==> job 1610 <==
Design bfcpu_core, start of the top module:
module bfcpu_core
(
    input  logic CLK,
    input  logic RES_N,
    output logic        BUS_REQ,
    output logic        BUS_WRITE,
    output logic [15:0] BUS_ADDR,
    output logic [ 7:0] BUS_WDATA,
    input  logic [ 7:0] BUS_RDATA,
    input  logic        BUS_RDY,
    output logic        IO_REQ,
    output logic        IO_WRITE,
    output logic [ 1:0] IO_ADDR,
    output logic [ 7:0] IO_WDATA,
    input  logic [ 7:0] IO_RDATA,
    input  logic        IO_RDY
);
logic        if_req;
logic [15:0] if_addr;
logic [ 3:0] if_code;
logic        if_rdy;
logic        dm_req;
logic        dm_write;
logic [14:0] dm_addr;
logic [ 7:0] dm_wdata;
logic [ 7:0] dm_rdata;
logic        dm_rdy;
CPU U_CPU
(
    .CLK (CLK),
    .RES (~RES_N),
    .IF_REQ  (if_req),
    .IF_ADDR (if_addr),
    .IF_CODE (if_code),
    .IF_RDY  (if_rdy),
    .DM_REQ   (dm_req),
    .DM_WRITE (dm_write),
    .DM_ADDR  (dm_addr),
    .DM_WDATA (dm_wdata),
    .DM_RDATA (dm_rdata),
    .DM_RDY   (dm_rdy),
    .IO_REQ   (IO_REQ),
    .IO_WRITE (IO_WRITE),
    .IO_ADDR  (IO_ADDR),
    .IO_WDATA (IO_WDATA),
    .IO_RDATA (IO_RDATA),
    .IO_RDY   (IO_RDY)
);
CACHE U_CACHE
(
    .CLK (CLK),
    .RES (~RES_N),
    .IF_REQ  (if_req),
    .IF_ADDR (if_addr),
    .IF_CODE (if_code),
    .IF_RDY  (if_rdy),
    .DM_REQ   (dm_req),
    .DM_WRITE (dm_write),
    .DM_ADDR  (dm_addr),
    .DM_WDATA (dm_wdata),
    .DM_RDATA (dm_rdata),
    .DM_RDY   (dm_rdy),
    .BUS_REQ   (BUS_REQ),
    .BUS_WRITE (BUS_WRITE),
    .BUS_ADDR  (BUS_ADDR),
    .BUS_WDATA (BUS_WDATA),
    .BUS_RDATA (BUS_RDATA),
    .BUS_RDY   (BUS_RDY)
);
endmodule
==> flow/config.mk <==
export PLATFORM = sky130hd
export DESIGN_NAME = bfcpu_core
export DESIGN_NICKNAME = bfcpu_core
export VERILOG_FILES = /design/flow/design.v
export SDC_FILE = /design/flow/constraint.sdc
export NUM_CORES = 4
export LEC_CHECK = 0
export CAP_MARGIN = 20
export CELL_PAD_IN_SITES_DETAIL_PLACEMENT = 1
export CELL_PAD_IN_SITES_GLOBAL_PLACEMENT = 3
export CORE_MARGIN = 2
export CORE_UTILIZATION = 32
export CTS_CLUSTER_DIAMETER = 153
export GPL_ROUTABILITY_DRIVEN = 0
export GPL_TIMING_DRIVEN = 1
export HOLD_SLACK_MARGIN = 0.25
export MIN_ROUTING_LAYER = met2
export PLACE_DENSITY = 0.51
export SLEW_MARGIN = 20
export TNS_END_PERCENT = 90
==> flow/constraint.sdc <==
create_clock -name core_clock -period 15.1 [get_ports {CLK}]
set_input_delay 3.0200 -clock core_clock [delete_from_list [all_inputs] [get_ports {CLK}]]
set_output_delay 3.0200 -clock core_clock [all_outputs]
set_load 0.01 [all_outputs]
run.sh (not shown) runs the stock make flow with config.mk's settings and CLKGATE_MAP_FILE=.
==> job 6315 (differences from job 1610) <==
Settings changed: CELL_PAD_IN_SITES_DETAIL_PLACEMENT 1 to default, CELL_PAD_IN_SITES_GLOBAL_PLACEMENT 3 to default, CORE_UTILIZATION 32 to 23, CTS_CLUSTER_DIAMETER 153 to default, GPL_ROUTABILITY_DRIVEN 0 to default, GPL_TIMING_DRIVEN 1 to default, HOLD_SLACK_MARGIN 0.25 to default, MIN_ROUTING_LAYER met2 to default, PLACE_DENSITY 0.51 to default, TNS_END_PERCENT 90 to default.
==> flow/constraint.sdc (replaced) <==
create_clock -name core_clock -period 11.3 [get_ports {CLK}]
set_input_delay 2.2600 -clock core_clock [delete_from_list [all_inputs] [get_ports {CLK}]]
set_output_delay 2.2600 -clock core_clock [all_outputs]
set_load 0.01 [all_outputs]
==> notes <==
Against job 6315, the sequential share of layout area of job 1610 is higher by 0.42 points.
Between job 6315 and job 1610, the lower register-to-register slack is in job 6315 (gap 3.1 ns).
Job 6315 completed with no timing, DRC or antenna violations. Job 1610 produced a clean layout.
In synthesized area, job 6315 and job 1610 do not differ.
Against job 6315, the combinational power of job 1610 is lower by 12%.
Final cell count: job 6315 is larger than job 1610 (11%).
Between job 1610 and job 6315, the lower design area is in job 1610 (gap 1.2%, measured against job 6315).
In job 6315 the count of clock-buffer cells in the layout is lower than in job 1610, by 16.
Flip-flop count is the same in job 6315 and job 1610.
Between job 1610 and job 6315, the lower clock power is in job 1610 (gap 20%, measured against job 6315).


==> v1: inputs <==
Starting RTL as in the previous note.
Settings: LEC_CHECK=0, ABC_AREA=1, CAP_MARGIN=20, CELL_PAD_IN_SITES_DETAIL_PLACEMENT=1, CORE_ASPECT_RATIO=1.01, CORE_MARGIN=2, CORE_UTILIZATION=70, CTS_CLUSTER_DIAMETER=331, GPL_TIMING_DRIVEN=0, MAX_ROUTING_LAYER=met4, MIN_ROUTING_LAYER=met2, SLEW_MARGIN=20, TNS_END_PERCENT=70; clock period 10.0 ns.
==> v22: changes against v1 <==
- ABC_AREA: 1 -> not set
- CELL_PAD_IN_SITES_DETAIL_PLACEMENT: 1 -> not set
- CORE_ASPECT_RATIO: 1.01 -> not set
- CORE_UTILIZATION: 70 -> 67
- CTS_CLUSTER_DIAMETER: 331 -> not set
- CTS_CLUSTER_SIZE: not set -> 40
- GPL_TIMING_DRIVEN: 0 -> not set
- MAX_ROUTING_LAYER: met4 -> not set
- MIN_ROUTING_LAYER: met2 -> not set
- SETUP_SLACK_MARGIN: not set -> -0.24
- TNS_END_PERCENT: 70 -> not set
==> flow/constraint.sdc (replaced) <==
create_clock -name core_clock -period 5.46 [get_ports {CLK}]
set_input_delay 1.0920 -clock core_clock [delete_from_list [all_inputs] [get_ports {CLK}]]
set_output_delay 1.0920 -clock core_clock [all_outputs]
set_load 0.01 [all_outputs]
==> qor summary <==
item	v22	v1
Avg Synthesized Cell Area	10.1 µm²	7.36 µm²
Die W	214 µm	209 µm
Xor/xnor share of the synthesized area	0.0352	0.0253
Aoi/oai-family share of the synthesized area	0.164	0.192
Post-synthesis instance area	29500 µm²	29800 µm²
Library cells used by synthesis	115	71
Floorplan Utilization	0.681	0.713
Die Footprint	45700 µm²	44200 µm²
Number of placement rows	76	75
Total cell area reported by yosys after synthesis	29500 µm²	29800 µm²
Synth Seq Share	0.407	0.402
Multiplexer share	0.189	0.00298
Yosys adder share	0.0273	0.0270
Area leader share	0.403	0.399
Most common cell in the synthesized netlist	sky130_fd_sc_hd__dfrtp_1	sky130_fd_sc_hd__nand2_1
Outcome	failed layout checks	aborted with a tool error
Failing step	-	3_5_place_dp
Layout check failures	negative setup slack	-
Synthesized instance count	2911	4049
Placer Congestion	1.00	1.38
Post-synth net total	2993	4131
Die Height	214 µm	211 µm
Post-synthesis share of cell area spent on and, or, nand and nor gates	0.129	0.264


==> inputs of job 4925 <==
Starting RTL as in the previous note.
Settings: LEC_CHECK=0, CAP_MARGIN=20, CELL_PAD_IN_SITES_DETAIL_PLACEMENT=1, CELL_PAD_IN_SITES_GLOBAL_PLACEMENT=3, CORE_MARGIN=2, CORE_UTILIZATION=32, CTS_CLUSTER_DIAMETER=195, GPL_ROUTABILITY_DRIVEN=0, GPL_TIMING_DRIVEN=0, HOLD_SLACK_MARGIN=0.25, MIN_ROUTING_LAYER=met2, PLACE_DENSITY=0.51, SLEW_MARGIN=20, TNS_END_PERCENT=90; clock period 17.0 ns.
==> inputs of job 8510, as changes to job 4925 <==
CAP_MARGIN = 15   (was 20)
CELL_PAD_IN_SITES_DETAIL_PLACEMENT = not set   (was 1)
CELL_PAD_IN_SITES_GLOBAL_PLACEMENT = not set   (was 3)
CORE_UTILIZATION = 72   (was 32)
CTS_CLUSTER_DIAMETER = not set   (was 195)
CTS_CLUSTER_SIZE = 40   (was not set)
GPL_ROUTABILITY_DRIVEN = not set   (was 0)
GPL_TIMING_DRIVEN = not set   (was 0)
HOLD_SLACK_MARGIN = not set   (was 0.25)
MIN_ROUTING_LAYER = not set   (was met2)
PLACE_DENSITY = not set   (was 0.51)
SETUP_SLACK_MARGIN = -0.24   (was not set)
TNS_END_PERCENT = not set   (was 90)
==> flow/constraint.sdc (replaced) <==
create_clock -name core_clock -period 8.24 [get_ports {CLK}]
set_input_delay 1.6480 -clock core_clock [delete_from_list [all_inputs] [get_ports {CLK}]]
set_output_delay 1.6480 -clock core_clock [all_outputs]
set_load 0.01 [all_outputs]
==> inputs of job 9697, as changes to job 4925 <==
CELL_PAD_IN_SITES_DETAIL_PLACEMENT = not set   (was 1)
CELL_PAD_IN_SITES_GLOBAL_PLACEMENT = not set   (was 3)
CORE_UTILIZATION = 36   (was 32)
CTS_CLUSTER_DIAMETER = not set   (was 195)
GPL_ROUTABILITY_DRIVEN = not set   (was 0)
GPL_TIMING_DRIVEN = not set   (was 0)
HOLD_SLACK_MARGIN = not set   (was 0.25)
MIN_ROUTING_LAYER = not set   (was met2)
PLACE_DENSITY = not set   (was 0.51)
TNS_END_PERCENT = not set   (was 90)
==> flow/constraint.sdc (replaced) <==
create_clock -name core_clock -period 9.74 [get_ports {CLK}]
set_input_delay 1.9480 -clock core_clock [delete_from_list [all_inputs] [get_ports {CLK}]]
set_output_delay 1.9480 -clock core_clock [all_outputs]
set_load 0.01 [all_outputs]
==> notes <==
Job 9697 went through all stages and came out clean. Job 8510 completed, yet does not pass: setup timing. Job 4925 completed without violations. Of job 9697 and job 4925, job 4925 has the higher critical path depth (gap 1). Sequential power, lowest first: job 4925, job 9697, job 8510. Against job 8510, the first-iteration DRC count of job 4925 is larger by about 12%. Of job 8510 and job 9697, job 9697 has the higher final area (gap 1.8%, measured against job 9697). In job 4925 the sequential share of layout area is lower than in job 9697, by 1.1 points. Hold slack: job 4925 > job 9697 > job 8510. The lowest setup slack belongs to job 8510, the highest to job 4925. Synthesized cell count is the same in job 4925 and job 9697. Count of clock-buffer cells in the layout: job 9697 is lower than job 4925 (13). In synthesized area, job 4925 and job 9697 do not differ.


==> job 3152: inputs <==
Starting RTL as in the previous note.
==> flow/design.v (excerpt) <==
module bfcpu_core
(
    input  logic CLK,
    input  logic RES_N,
    output logic        BUS_REQ,
    output logic        BUS_WRITE,
    output logic [15:0] BUS_ADDR,
    output logic [ 7:0] BUS_WDATA,
    input  logic [ 7:0] BUS_RDATA,
    input  logic        BUS_RDY,
    output logic        IO_REQ,
    output logic        IO_WRITE,
    output logic [ 1:0] IO_ADDR,
    output logic [ 7:0] IO_WDATA,
    input  logic [ 7:0] IO_RDATA,
    input  logic        IO_RDY
);
export LEC_CHECK = 0
export CAP_MARGIN = 20
export CORE_ASPECT_RATIO = 0.99
export CORE_MARGIN = 2
export CORE_UTILIZATION = 21
export GPL_ROUTABILITY_DRIVEN = 1
export HOLD_SLACK_MARGIN = -0.09
export MAX_ROUTING_LAYER = met4
export MIN_ROUTING_LAYER = met1
export SETUP_SLACK_MARGIN = -0.45
export SLEW_MARGIN = 20
export TNS_END_PERCENT = 5
create_clock -name core_clock -period 13.0 [get_ports {CLK}]
==> job 3932: changes against job 3152 <==
- CORE_ASPECT_RATIO: 0.99 -> default
- CORE_UTILIZATION: 21 -> 66
- CTS_CLUSTER_DIAMETER: default -> 351
- GPL_ROUTABILITY_DRIVEN: 1 -> default
- HOLD_SLACK_MARGIN: -0.09 -> default
- MAX_ROUTING_LAYER: met4 -> default
- MIN_ROUTING_LAYER: met1 -> default
- SETUP_SLACK_MARGIN: -0.45 -> -0.52
- TNS_END_PERCENT: 5 -> default
==> flow/constraint.sdc (replaced) <==
create_clock -name core_clock -period 5.41 [get_ports {CLK}]
set_input_delay 1.0820 -clock core_clock [delete_from_list [all_inputs] [get_ports {CLK}]]
set_output_delay 1.0820 -clock core_clock [all_outputs]
set_load 0.01 [all_outputs]
==> job 6935: changes against job 3152 <==
- CAP_MARGIN: 20 -> 5
- CORE_ASPECT_RATIO: 0.99 -> default
- CORE_UTILIZATION: 21 -> 71
- CTS_CLUSTER_DIAMETER: default -> 27
- CTS_CLUSTER_SIZE: default -> 37
- HOLD_SLACK_MARGIN: -0.09 -> default
- MAX_ROUTING_LAYER: met4 -> default
- SETUP_SLACK_MARGIN: -0.45 -> 1.96
- SLEW_MARGIN: 20 -> 40
- TNS_END_PERCENT: 5 -> default
==> flow/constraint.sdc (replaced) <==
create_clock -name core_clock -period 7.79 [get_ports {CLK}]
set_input_delay 1.5580 -clock core_clock [delete_from_list [all_inputs] [get_ports {CLK}]]
set_output_delay 1.5580 -clock core_clock [all_outputs]
set_load 0.01 [all_outputs]
==> flow_summary_export.csv <==
group,metric,value,unit
pwr,maxPowerGroup,"clock",
sta,finClkSkew,40.2,ps
detailed_routing,wl_met2,52.9,mm
critical_path,slowest_delay,650,ps
finish,fin_util,0.895,
detailed_routing,wl_met1,39.4,mm
critical_path,cp-start-kind,"flip-flop",
die,dieArea,43200,µm²
pwr,pwr-share-comb,0.290,
pwr,p_leak,0.0170,µW
critical_path,rr_worst_depth,20,
pwr,switching_share,0.383,
sta,slew_headroom,0.343,
grt,grt_antenna_before_repair,9,
run_status,outcome,"timing/DRC/antenna clean",
finish,flop_area,12000,µm²
finish,layout.cells.non_filler,3716,
place,dp_hpwl,64.4,mm
grt,use_met2,0.808,
pwr,powerSeq,3420,µW
die,row_count,74,
The numbers above come from job 6935.

==> flow_summary_export.csv <==
group,metric,value,unit
pwr,powerSeq,1940,µW
grt,grt_antenna_before_repair,9,
run_status,outcome,"timing/DRC/antenna clean",
critical_path,rr_worst_depth,21,
pwr,pwr-share-comb,0.331,
detailed_routing,wl_met1,45.6,mm
die,dieArea,143000,µm²
pwr,maxPowerGroup,"registers",
critical_path,slowest_delay,850,ps
die,row_count,136,
detailed_routing,num_vias,24000,
pwr,switching_share,0.393,
place,dp_hpwl,70.1,mm
pwr,p_leak,0.0148,µW
finish,flop_area,12000,µm²
detailed_routing,wl_met2,41.8,mm
finish,fin_util,0.243,
sta,slew_headroom,0.263,
sta,finClkSkew,33.0,ps
grt,use_met2,0.196,
finish,layout.cells.non_filler,4775,
The numbers above come from job 3152.

==> flow_summary_export.csv <==
group,metric,value,unit
run_status,outcome,"complete, but fails checks",
run_status,failed_checks,"negative setup slack",
pwr,p_leak,0.0174,µW
finish,flop_area,12000,µm²
critical_path,slowest_delay,780,ps
pwr,maxPowerGroup,"combinational cells",
critical_path,cp-start-kind,"flip-flop",
finish,layout.cells.non_filler,3962,
sta,setup_viol,51,
finish,fin_util,0.824,
detailed_routing,wl_met1,38.9,mm
pwr,pwr-share-comb,0.415,
die,row_count,77,
pwr,switching_share,0.389,
critical_path,rr_worst_depth,22,
sta,slew_headroom,0.286,
grt,grt_antenna_before_repair,6,
sta,layout_setup_ws,-976,ps
The numbers above come from job 3932.



==> 05-01: inputs <==
bfcpu_core again, from the RTL that the note above started with.
Design bfcpu_core, start of the top module:
module bfcpu_core
(
    input  logic CLK,
    input  logic RES_N,
    output logic        BUS_REQ,
    output logic        BUS_WRITE,
    output logic [15:0] BUS_ADDR,
    output logic [ 7:0] BUS_WDATA,
    input  logic [ 7:0] BUS_RDATA,
    input  logic        BUS_RDY,
    output logic        IO_REQ,
    output logic        IO_WRITE,
    output logic [ 1:0] IO_ADDR,
    output logic [ 7:0] IO_WDATA,
    input  logic [ 7:0] IO_RDATA,
    input  logic        IO_RDY
);
logic        if_req;
logic [15:0] if_addr;
logic [ 3:0] if_code;
logic        if_rdy;
logic        dm_req;
logic        dm_write;
logic [14:0] dm_addr;
logic [ 7:0] dm_wdata;
logic [ 7:0] dm_rdata;
logic        dm_rdy;
CPU U_CPU
(
    .CLK (CLK),
    .RES (~RES_N),
    .IF_REQ  (if_req),
    .IF_ADDR (if_addr),
    .IF_CODE (if_code),
    .IF_RDY  (if_rdy),
    .DM_REQ   (dm_req),
    .DM_WRITE (dm_write),
    .DM_ADDR  (dm_addr),
    .DM_WDATA (dm_wdata),
    .DM_RDATA (dm_rdata),
    .DM_RDY   (dm_rdy),
    .IO_REQ   (IO_REQ),
    .IO_WRITE (IO_WRITE),
    .IO_ADDR  (IO_ADDR),
    .IO_WDATA (IO_WDATA),
    .IO_RDATA (IO_RDATA),
    .IO_RDY   (IO_RDY)
);
CACHE U_CACHE
(
    .CLK (CLK),
    .RES (~RES_N),
    .IF_REQ  (if_req),
    .IF_ADDR (if_addr),
    .IF_CODE (if_code),
    .IF_RDY  (if_rdy),
    .DM_REQ   (dm_req),
    .DM_WRITE (dm_write),
    .DM_ADDR  (dm_addr),
    .DM_WDATA (dm_wdata),
    .DM_RDATA (dm_rdata),
    .DM_RDY   (dm_rdy),
    .BUS_REQ   (BUS_REQ),
    .BUS_WRITE (BUS_WRITE),
    .BUS_ADDR  (BUS_ADDR),
    .BUS_WDATA (BUS_WDATA),
    .BUS_RDATA (BUS_RDATA),
    .BUS_RDY   (BUS_RDY)
);
endmodule
make LEC_CHECK=0 ABC_AREA=1 CAP_MARGIN=20 CELL_PAD_IN_SITES_DETAIL_PLACEMENT=1 CORE_ASPECT_RATIO=0.65 CORE_MARGIN=2 CORE_UTILIZATION=70 CTS_CLUSTER_DIAMETER=331 MAX_ROUTING_LAYER=met4 MIN_ROUTING_LAYER=met1 SLEW_MARGIN=20 TNS_END_PERCENT=70 finish   # period 10.0 ns
==> 01-07 (differences from 05-01) <==
==> flow/config.mk (replaced) <==
export PLATFORM = sky130hd
export DESIGN_NAME = bfcpu_core
export DESIGN_NICKNAME = bfcpu_core
export VERILOG_FILES = /design/flow/design.v
export SDC_FILE = /design/flow/constraint.sdc
export NUM_CORES = 4
export LEC_CHECK = 0
export CAP_MARGIN = 20
export CELL_PAD_IN_SITES_DETAIL_PLACEMENT = 1
export CORE_MARGIN = 2
export CORE_UTILIZATION = 32
export CTS_CLUSTER_DIAMETER = 210
export GPL_TIMING_DRIVEN = 0
export PLACE_DENSITY = 0.51
export SLEW_MARGIN = 20
==> flow/constraint.sdc (replaced) <==
create_clock -name core_clock -period 17.0 [get_ports {CLK}]
set_input_delay 3.4000 -clock core_clock [delete_from_list [all_inputs] [get_ports {CLK}]]
set_output_delay 3.4000 -clock core_clock [all_outputs]
set_load 0.01 [all_outputs]
==> 01-12 (differences from 05-01) <==
==> flow/config.mk (replaced) <==
export PLATFORM = sky130hd
export DESIGN_NAME = bfcpu_core
export DESIGN_NICKNAME = bfcpu_core
export VERILOG_FILES = /design/flow/design.v
export SDC_FILE = /design/flow/constraint.sdc
export NUM_CORES = 4
export LEC_CHECK = 0
export ABC_AREA = 1
export CAP_MARGIN = 20
export CORE_MARGIN = 2
export CORE_UTILIZATION = 72
export CTS_CLUSTER_SIZE = 77
export PLACE_DENSITY = 0.37
export SETUP_SLACK_MARGIN = -0.2
export SLEW_MARGIN = 40
==> flow/constraint.sdc (replaced) <==
create_clock -name core_clock -period 5.67 [get_ports {CLK}]
set_input_delay 1.1340 -clock core_clock [delete_from_list [all_inputs] [get_ports {CLK}]]
set_output_delay 1.1340 -clock core_clock [all_outputs]
set_load 0.01 [all_outputs]
==> flow_summary.toml <==
# implementation run metrics
[run_status]
status = "complete, but fails checks"
failed_checks = "negative setup slack"

[final_timing]
setup_ws_ps = -499.7
setup_violations = 25

[die]
die_area_mm2 = 0.04302
Source of the figures above: 01-12

==> flow_summary.toml <==
# implementation run metrics
[die]
tapCellCount = 1186

[final_timing]
setup_ws_ps = 3317
setup_violations = 0

[yosys]
fp_nets = 2993

[detailed_routing]
wl_met3_um = 7171

[run_status]
status = "complete, no violations"

[pwr]
combPwrFrac_pct = 36.4
Source of the figures above: 01-07

==> flow_summary.toml <==
# physical design summary
[run_status]
status = "aborted with a tool error"
lastStage = "detailed placement (3_5_place_dp)"
first-error = "[ERROR DPL-0033] detailed placement checks failed during check placement."

[yosys]
fp_nets = 4131
ys_types = 71
ys_cells = 4049

[die]
die_area_mm2 = 0.04427
Source of the figures above: 05-01

No activity file was given, so power comes from the tool's default toggle rates.
